== lane 1 ==
Design comparator_latch, start of the top module:
module comparator_latch #
(
  parameter n_to_response_time = -1038,
  parameter p_to_response_time = -1020,
  parameter const_response_time = 1285,
  parameter n_to_tau = -1248,
  parameter p_to_tau = 1037,
  parameter const_tau = 1042,
  parameter n_to_response_time_lh = -1752,
  parameter p_to_response_time_lh = -1006,
  parameter const_response_time_lh = 1185,
  parameter n_to_tau_lh = 1131,
  parameter p_to_tau_lh = -1115,
  parameter const_tau_lh = 1529
)
(
  input clk,
  input reset,
  input sys_clk,
  input [15-1:0] n,
  input [15-1:0] p,
  output [35-1:0] out
);
==> flow/config.mk <==
export PLATFORM = sky130hd
export DESIGN_NAME = comparator_latch
export DESIGN_NICKNAME = comparator_latch
export VERILOG_FILES = /design/flow/design.v
export SDC_FILE = /design/flow/constraint.sdc
export NUM_CORES = 4
export LEC_CHECK = 0
export ABC_AREA = 0
export CAP_MARGIN = 20
export CELL_PAD_IN_SITES_DETAIL_PLACEMENT = 0
export CORE_ASPECT_RATIO = 0.61
export CORE_MARGIN = 2
export CORE_UTILIZATION = 66
export CTS_CLUSTER_SIZE = 66
export GPL_TIMING_DRIVEN = 1
export MIN_ROUTING_LAYER = met1
export SETUP_SLACK_MARGIN = 0.74
export SLEW_MARGIN = 20
==> flow/constraint.sdc <==
create_clock -name core_clock -period 13.8 [get_ports {clk}]
set_input_delay 2.7600 -clock core_clock [delete_from_list [all_inputs] [get_ports {clk}]]
set_output_delay 2.7600 -clock core_clock [all_outputs]
set_load 0.01 [all_outputs]
run.sh (not shown) runs the stock make flow with config.mk's settings and CLKGATE_MAP_FILE=.
In lane 1 the implementation completed, yet the final layout does not meet the checks, the culprit being negative setup slack.
For lane 2, these inputs were changed with respect to lane 1:
- removing ABC_AREA (formerly 0)
- changing CORE_UTILIZATION from 66 to 40
- removing CTS_CLUSTER_SIZE (formerly 66)
- removing CORE_ASPECT_RATIO (formerly 0.61)
- removing MIN_ROUTING_LAYER (formerly met1)
- removing SETUP_SLACK_MARGIN (formerly 0.74)
- removing CELL_PAD_IN_SITES_DETAIL_PLACEMENT (formerly 0)
- removing GPL_TIMING_DRIVEN (formerly 1)
- changing the clock period (ns, I/O delays scaled along) from 13.8 to 26.0
## What came out
Lane 2 finished every stage and its layout cleared the timing, design-rule and antenna checks. Number of cells traversed by the worst register-to-register path was higher in lane 2 than in lane 1. | peak fanout along the critical path | higher: lane 2 |. Number of global-route vias before repair in lane 2 is 6132 lower than in lane 1. Lane 2 against lane 1: multi-input gate share of the layout cell area moved up, via count moved down, worst hold slack moved down. The timing startpoint of the critical path comes out n[3] in one run and n[4] in the other, namely in lane 1 and lane 2 respectively. Comparing lane 1 and lane 2, number of tap cells inserted is lower on lane 1.


Starting RTL as in the previous note.
==> flow/design.v (excerpt) <==
module comparator_latch #
(
  parameter n_to_response_time = -1038,
  parameter p_to_response_time = -1020,
  parameter const_response_time = 1285,
  parameter n_to_tau = -1248,
  parameter p_to_tau = 1037,
  parameter const_tau = 1042,
  parameter n_to_response_time_lh = -1752,
  parameter p_to_response_time_lh = -1006,
  parameter const_response_time_lh = 1185,
  parameter n_to_tau_lh = 1131,
  parameter p_to_tau_lh = -1115,
  parameter const_tau_lh = 1529
)
(
  input clk,
  input reset,
  input sys_clk,
  input [15-1:0] n,
  input [15-1:0] p,
  output [35-1:0] out
);
  reg [17-1:0] state_cycle_counter;
  reg [1-1:0] prev_sys_clk;
  reg [35-1:0] o;
  wire [32-1:0] wait_time;
  wire [51-1:0] tau;
  wire [36-1:0] dvdt;
  wire [32-1:0] wait_time_lh;
  wire [59-1:0] tau_lh;
  wire [37-1:0] dodt;
  reg [32-1:0] fsm;
  localparam fsm_init = 0;
  wire [35-1:0] padr_0;
  wire [23-1:0] padr_bits_1;
  assign padr_bits_1 = 0;
  wire [29-1:0] truncR_2;
  wire [29-1:0] padl_3;
  wire [28-1:0] padl_bits_4;
  wire [1-1:0] toSInt_5;
  assign toSInt_5 = 0;
  wire [28-1:0] toSInt_imm_6;
  wire [27-1:0] const_7;
  assign const_7 = 27'd55364812;
  assign toSInt_imm_6 = { toSInt_5, const_7 };
  assign padl_bits_4 = toSInt_imm_6;
  assign padl_3 = { { 1{ padl_bits_4[27] } }, padl_bits_4 };
  assign truncR_2 = padl_3;
  wire [12-1:0] truncR_shift_8;
  assign truncR_shift_8 = truncR_2 >>> 17;
  wire [12-1:0] truncR_imm_9;
  assign truncR_imm_9 = (truncR_2[28])? truncR_shift_8[11:0] : truncR_2[28:17];
  assign padr_0 = { truncR_imm_9, padr_bits_1 };
  wire [32-1:0] padl_10;
  wire [18-1:0] padl_bits_11;
  wire [32-1:0] truncR_12;
  wire [32-1:0] padl_13;
  wire [17-1:0] padl_bits_14;
  wire [96-1:0] truncR_15;
  wire [163-1:0] truncval_16;
  wire [163-1:0] padl_17;
  wire [85-1:0] padl_bits_18;
  ...
clock: 13.3 ns
lec_check: 0
abc_area: 1
cap_margin: 20
core_aspect_ratio: 0.5
core_margin: 2
core_utilization: 71
cts_cluster_diameter: 272
cts_cluster_size: 96
place_density: 0.38
slew_margin: 20
The baseline did not get past global routing (5_1_grt) with GRT-0116.
Edit:
- ABC_AREA: 1 -> default
- CORE_ASPECT_RATIO: 0.5 -> default
- CORE_UTILIZATION: 71 -> 17
- CTS_CLUSTER_DIAMETER: 272 -> default
- CTS_CLUSTER_SIZE: 96 -> default
- PLACE_DENSITY: 0.38 -> default
- clock period: 13.3 -> 24.8 ns (I/O delays scaled with it)
Result:
- With this change the flow finished clean
- synthesized cell count fell by 16%
- die area grows to 3.9 times its value
- area after synthesis goes down by 5.5%
Edit:
- CORE_UTILIZATION: 17 -> 70
- MAX_ROUTING_LAYER: default -> met4
- clock period: 24.8 -> 19.5 ns (I/O delays scaled with it)
What happened:
- Now the flow completed and failed the layout checks on setup timing
- worst setup slack loses 2300 ps
- core utilization increases by 67 points
- global-route usage increases by 29 points
- count of clock-buffer cells in the layout is unchanged
- final cell count decreases by 22%
- synthesized area stays the same
Edit:
- ABC_AREA: default -> 1
- CORE_UTILIZATION: 70 -> 71
- CTS_CLUSTER_DIAMETER: default -> 344
- CTS_CLUSTER_SIZE: default -> 45
- clock period: 19.5 -> 17.3 ns (I/O delays scaled with it)
=> The changed run completed, yet does not pass: setup timing. Clock skew barely changes. Non-clock buffer count increases by 296. Via count climbs by a quarter to a third. Design area grows by roughly a tenth. Sequential share of layout area stays flat. Setup slack got worse by 1200 ps. Routed wire length grows by well over a third. Die area rose by a few percent. Sequential cell count is unchanged. Global-route usage goes up by 12 points.
Edit:
- ABC_AREA: 1 -> default
- CORE_UTILIZATION: 71 -> 40
- CTS_CLUSTER_DIAMETER: 344 -> default
- CTS_CLUSTER_SIZE: 45 -> default
- MAX_ROUTING_LAYER: met4 -> default
- clock period: 17.3 -> 24.8 ns (I/O delays scaled with it)
Outcome: With this change the flow ran to the end with no violations; setup slack gets better by 3600 ps; design area goes down by 21%; register-to-register slack is better by 7600 ps; count of clock-buffer cells in the layout grows by 1; global-route usage went down by 31 points; synthesized area is lower by about 5.5%; cell count drops by about 18%.
